==> exp/yarrow: inputs <==
==> flow/design.v <==
module neuron_intra_Nbits #(
    parameter N = 16,
    parameter N_INPUTS = 16,
    parameter LOG_N_INPUTS = 4  
) (
    input  wire                         clk,
    input  wire                         rst,
    input  wire                         en,
    input  wire signed [N*N_INPUTS-1:0] W,     
    input  wire signed [N*N_INPUTS-1:0] X_N,   
    output reg signed [         N-1:0] Out
);
  wire signed [2*N*N_INPUTS-1:0] prod;
  wire signed [         N-1:0] act_out;
  genvar i;
  generate
    for (i = 0; i < N_INPUTS; i = i + 1) begin : mults
      wire signed [N-1:0] Wi;
      wire signed [N-1:0] Xi;
      assign Wi = W[i*N+:N];
      assign Xi = X_N[i*N+:N];
      assign prod[i*2*N+:2*N] = Wi * Xi;
    end
  endgenerate
  genvar j, k;
  generate
    for (j = 0; j < LOG_N_INPUTS; j = j + 1) begin : ADDER_TREE
      wire signed [2*N*(N_INPUTS >> (j+1))-1:0] sum_stage;
      if(j == 0) begin
        for (k = 0; k < (N_INPUTS >> (j+1)); k = k + 1) begin : STAGE0
          assign sum_stage[2*k*N+:2*N] = prod[2*k*2*N+:2*N] + prod[(2*k+1)*2*N+:2*N];
        end
      end else begin
        for (k = 0; k < (N_INPUTS >> (j+1)); k = k + 1) begin : STAGEJ
          assign sum_stage[2*k*N+:2*N] = ADDER_TREE[j-1].sum_stage[2*k*2*N+:2*N] + ADDER_TREE[j-1].sum_stage[(2*k+1)*2*N+:2*N];
        end
      end
    end
    wire signed [2*N-1:0] sum_all;
    assign sum_all = ADDER_TREE[LOG_N_INPUTS-1].sum_stage;
  endgenerate
  reg signed [2*N-1:0] acc;
  always @(posedge clk or posedge rst) begin
    if (rst) begin
		acc <= 0;
		Out <= 0;
	 end
    else if (en) begin
		acc <= sum_all;
		Out <= act_out;
	 end
  end
  localparam signed [N-1:0] MAX_VAL = {1'b0, {(N-1){1'b1}}};  
  assign act_out = (acc < 0) ? 0 : (acc > MAX_VAL) ? MAX_VAL : acc;
endmodule
==> flow/run.sh <==
#!/bin/bash
# the make line also repeats each setting of config.mk as NAME=value (left out here)
make -C /OpenROAD-flow-scripts/flow DESIGN_CONFIG=/design/flow/config.mk WORK_HOME=/design/flow/orfs CLKGATE_MAP_FILE= finish
==> flow/config.mk <==
export PLATFORM = sky130hd
export DESIGN_NAME = neuron_intra_Nbits
export DESIGN_NICKNAME = neuron_intra_Nbits
export VERILOG_FILES = /design/flow/design.v
export SDC_FILE = /design/flow/constraint.sdc
export NUM_CORES = 4
export LEC_CHECK = 0
export ABC_AREA = 1
export CAP_MARGIN = 20
export CORE_ASPECT_RATIO = 0.7
export CORE_MARGIN = 2
export CORE_UTILIZATION = 72
export CTS_CLUSTER_DIAMETER = 199
export CTS_CLUSTER_SIZE = 95
export SLEW_MARGIN = 20
export TNS_END_PERCENT = 15
==> flow/constraint.sdc <==
create_clock -name core_clock -period 8.84 [get_ports {clk}]
set_input_delay 1.7680 -clock core_clock [delete_from_list [all_inputs] [get_ports {clk}]]
set_output_delay 1.7680 -clock core_clock [all_outputs]
set_load 0.01 [all_outputs]
==> exp/onyx (differences from exp/yarrow) <==
ABC_AREA = not set   (was 1)
CORE_ASPECT_RATIO = not set   (was 0.7)
CORE_UTILIZATION = 58   (was 72)
CTS_CLUSTER_DIAMETER = not set   (was 199)
CTS_CLUSTER_SIZE = not set   (was 95)
SETUP_SLACK_MARGIN = 2.58   (was not set)
TNS_END_PERCENT = not set   (was 15)
==> flow/constraint.sdc (replaced) <==
create_clock -name core_clock -period 9.4 [get_ports {clk}]
set_input_delay 1.8800 -clock core_clock [delete_from_list [all_inputs] [get_ports {clk}]]
set_output_delay 1.8800 -clock core_clock [all_outputs]
set_load 0.01 [all_outputs]
==> exp/amber (differences from exp/yarrow) <==
CAP_MARGIN = 10   (was 20)
CORE_ASPECT_RATIO = not set   (was 0.7)
CTS_CLUSTER_DIAMETER = not set   (was 199)
CTS_CLUSTER_SIZE = not set   (was 95)
SETUP_SLACK_MARGIN = 1.42   (was not set)
TNS_END_PERCENT = 10   (was 15)
==> flow/constraint.sdc (replaced) <==
create_clock -name core_clock -period 7.55 [get_ports {clk}]
set_input_delay 1.5100 -clock core_clock [delete_from_list [all_inputs] [get_ports {clk}]]
set_output_delay 1.5100 -clock core_clock [all_outputs]
set_load 0.01 [all_outputs]
==> exp/raven (differences from exp/yarrow) <==
ABC_AREA = 0   (was 1)
CAP_MARGIN = 10   (was 20)
CORE_ASPECT_RATIO = not set   (was 0.7)
CTS_CLUSTER_DIAMETER = not set   (was 199)
CTS_CLUSTER_SIZE = not set   (was 95)
SETUP_SLACK_MARGIN = 2.22   (was not set)
TNS_END_PERCENT = 10   (was 15)
==> flow/constraint.sdc (replaced) <==
create_clock -name core_clock -period 7.39 [get_ports {clk}]
set_input_delay 1.4780 -clock core_clock [delete_from_list [all_inputs] [get_ports {clk}]]
set_output_delay 1.4780 -clock core_clock [all_outputs]
set_load 0.01 [all_outputs]
==> summary of the runs <==
Clock-buffer cell count is the same in exp/amber and exp/onyx. exp/yarrow finished but fails on negative setup slack. exp/onyx reached the layout checks and failed them: negative setup slack. exp/raven finished with negative setup slack left. exp/amber ran to the end with violations: negative setup slack. Via count: exp/amber is higher than exp/yarrow (0.78%). Setup slack: exp/raven < exp/amber < exp/yarrow < exp/onyx.
==> figures <==
quantity	exp/amber	exp/yarrow	exp/raven	exp/onyx
Outcome	complete, but fails checks	complete, but fails checks	complete, but fails checks	complete, but fails checks
Reasons for failing layout checks	negative setup slack	negative setup slack	negative setup slack	negative setup slack
Total Wirelength	530000 um	526000 um	526000 um	542000 um
Cell count after placement	23300	23400	20800	21600
Post-synth net total	25200	25200	22600	22600
Post-Route Setup TNS	-87.77 ns	-58.90 ns	-99.90 ns	-48.56 ns
Cell count in the Yosys report	18800	18800	16200	16200
Share of synthesized cell area in and-or and or-and compound cells	0.334%	0.334%	0.418%	0.418%
Global-route wire length before repair	814000 um	813000 um	800000 um	808000 um
Cell area after placement	0.185 mm^2	0.185 mm^2	0.180 mm^2	0.182 mm^2
Post-detail-place hpwl	475000 um	477000 um	476000 um	494000 um

* * *

==> run R <==
Starts from the design.v that is shown in full above.
Settings: LEC_CHECK=0, CAP_MARGIN=20, CORE_MARGIN=2, CORE_UTILIZATION=72, CTS_CLUSTER_SIZE=60, HOLD_SLACK_MARGIN=0.27, PLACE_DENSITY_LB_ADDON=0.24, SETUP_SLACK_MARGIN=-0.64, SLEW_MARGIN=20; clock period 10.2 ns.
run.sh (not shown) runs the stock make flow with config.mk's settings and CLKGATE_MAP_FILE=.
==> run X: changes against run R <==
--- a/flow/config.mk
+++ b/flow/config.mk
@@ -9,7 +9,6 @@
 export CORE_MARGIN = 2
-export CORE_UTILIZATION = 72
-export CTS_CLUSTER_SIZE = 60
-export HOLD_SLACK_MARGIN = 0.27
-export PLACE_DENSITY_LB_ADDON = 0.24
-export SETUP_SLACK_MARGIN = -0.64
+export CORE_UTILIZATION = 22
+export CTS_CLUSTER_SIZE = 63
+export MAX_ROUTING_LAYER = met4
+export SETUP_SLACK_MARGIN = 3.17
 export SLEW_MARGIN = 20
==> flow/constraint.sdc (replaced) <==
create_clock -name core_clock -period 13.5 [get_ports {clk}]
set_input_delay 2.7000 -clock core_clock [delete_from_list [all_inputs] [get_ports {clk}]]
set_output_delay 2.7000 -clock core_clock [all_outputs]
set_load 0.01 [all_outputs]
==> run Y: changes against run R <==
--- a/flow/config.mk
+++ b/flow/config.mk
@@ -9,7 +9,3 @@
 export CORE_MARGIN = 2
-export CORE_UTILIZATION = 72
-export CTS_CLUSTER_SIZE = 60
-export HOLD_SLACK_MARGIN = 0.27
-export PLACE_DENSITY_LB_ADDON = 0.24
-export SETUP_SLACK_MARGIN = -0.64
+export CORE_UTILIZATION = 70
 export SLEW_MARGIN = 20
==> flow/constraint.sdc (replaced) <==
create_clock -name core_clock -period 13.3 [get_ports {clk}]
set_input_delay 2.6600 -clock core_clock [delete_from_list [all_inputs] [get_ports {clk}]]
set_output_delay 2.6600 -clock core_clock [all_outputs]
set_load 0.01 [all_outputs]
==> qor summary <==
metric                                                            run Y         run X                     run R
Die boundary height                                              479 um        851 um                    472 um
Warning total across the stage logs                                  50            50                        49
Core ar.                                                   224000 sq um  716000 sq um              218000 sq um
Sequential portion of the cell area                              0.692%        0.634%                    0.665%
Origin of the worst setup path                                 X_N[149]      X_N[251]                    X_N[7]
Area used by multi-input combinational logic               135000 sq um  137000 sq um              137000 sq um
HPWL Detailed                                                 466000 um     567000 um                 476000 um
Met1 WL                                                       168000 um     243000 um                 165000 um
Met3 GRT Util                                                     9.22%         3.55%                     11.6%
Vias                                                             112670        112003                    119553
Reg-to-reg endpoint                                              Out[2]        Out[7]                    Out[0]
Result of the run                              timing/DRC/antenna clean  timing/DRC/antenna clean  finished with violations
Reasons for failing layout checks                                     -             -      negative setup slack
Number of nets at the end of the flow                             23555         24005                     24323
Number of instances in the placed design                          20155         26733                     20817
Total of plain and repair buffers excluding clock buffers          1449          1899                      2217
Total wire length after detailed routing                      510000 um     627000 um                 533000 um
Met2 Track Usage GR                                               73.8%         30.1%                     77.2%
Number of global-route vias before repair                        127170        125323                    134146
Met3 wire len                                                  49700 um      48000 um                  58900 um
DP Worst Slack                                                -0.210 ns     -0.215 ns                  -2.54 ns

* * *

==> run a <==
// neuron_intra_Nbits: RTL as listed in full above, without the edits since
clock: 13.5 ns
lec_check: 0
abc_area: 0
cap_margin: 20
cell_pad_in_sites_detail_placement: 2
cell_pad_in_sites_global_placement: 2
core_aspect_ratio: 1.51
core_margin: 2
core_utilization: 40
cts_cluster_diameter: 209
min_routing_layer: met2
place_density_lb_addon: 0.04
setup_slack_margin: -0.51
slew_margin: 40
tns_end_percent: 40
==> run b (differences from run a) <==
- ABC_AREA: 0 -> unset
- CAP_MARGIN: 20 -> 40
- CELL_PAD_IN_SITES_DETAIL_PLACEMENT: 2 -> unset
- CELL_PAD_IN_SITES_GLOBAL_PLACEMENT: 2 -> unset
- CORE_ASPECT_RATIO: 1.51 -> unset
- CORE_UTILIZATION: 40 -> 72
- CTS_CLUSTER_DIAMETER: 209 -> unset
- MIN_ROUTING_LAYER: met2 -> unset
- PLACE_DENSITY_LB_ADDON: 0.04 -> unset
- SETUP_SLACK_MARGIN: -0.51 -> -0.05
- SLEW_MARGIN: 40 -> 20
- TNS_END_PERCENT: 40 -> unset
==> flow/constraint.sdc (replaced) <==
create_clock -name core_clock -period 9.16 [get_ports {clk}]
set_input_delay 1.8320 -clock core_clock [delete_from_list [all_inputs] [get_ports {clk}]]
set_output_delay 1.8320 -clock core_clock [all_outputs]
set_load 0.01 [all_outputs]
==> run c (differences from run a) <==
- ABC_AREA: 0 -> 1
- PLACE_DENSITY_LB_ADDON: 0.04 -> 0.13
==> qor summary <==
metric                                                       run b                        run a                     run c
Outcome                                     stopped before the end     finished with violations  finished with violations
Stage where the flow stopped              global routing (5_1_grt)                            -                         -
Reasons for failing layout checks                                -  antenna rules, setup timing              setup timing
Netlist area before placement                           0.158 mm^2                   0.158 mm^2                0.162 mm^2
Complex Gates by Area                                       0.418%                       0.418%                    0.334%
Worst setup path endpoint                                        -                      acc[31]                   acc[22]
Critical Path Most Common Cell                                   -                         fa_1                      fa_1
Tap cell count                                                   -                         5272                      5346
Routability congestion estimate                               1.12                         1.16                      1.15
Final standard cell area without fillers                         -                   0.183 mm^2                0.180 mm^2
Worst Setup End Kind                                             -                     register                  register
Met3 wirelength from detailed routing                            -                    229000 um                 221000 um
Gate count of the mapped netlist                             16200                        16200                     18800
Largest type area fraction                                   63.9%                        63.9%                     62.1%
Via/cell ratio                                                   -                         6.92                      6.66
Reported max-cap violation count                                 -                            0                         0
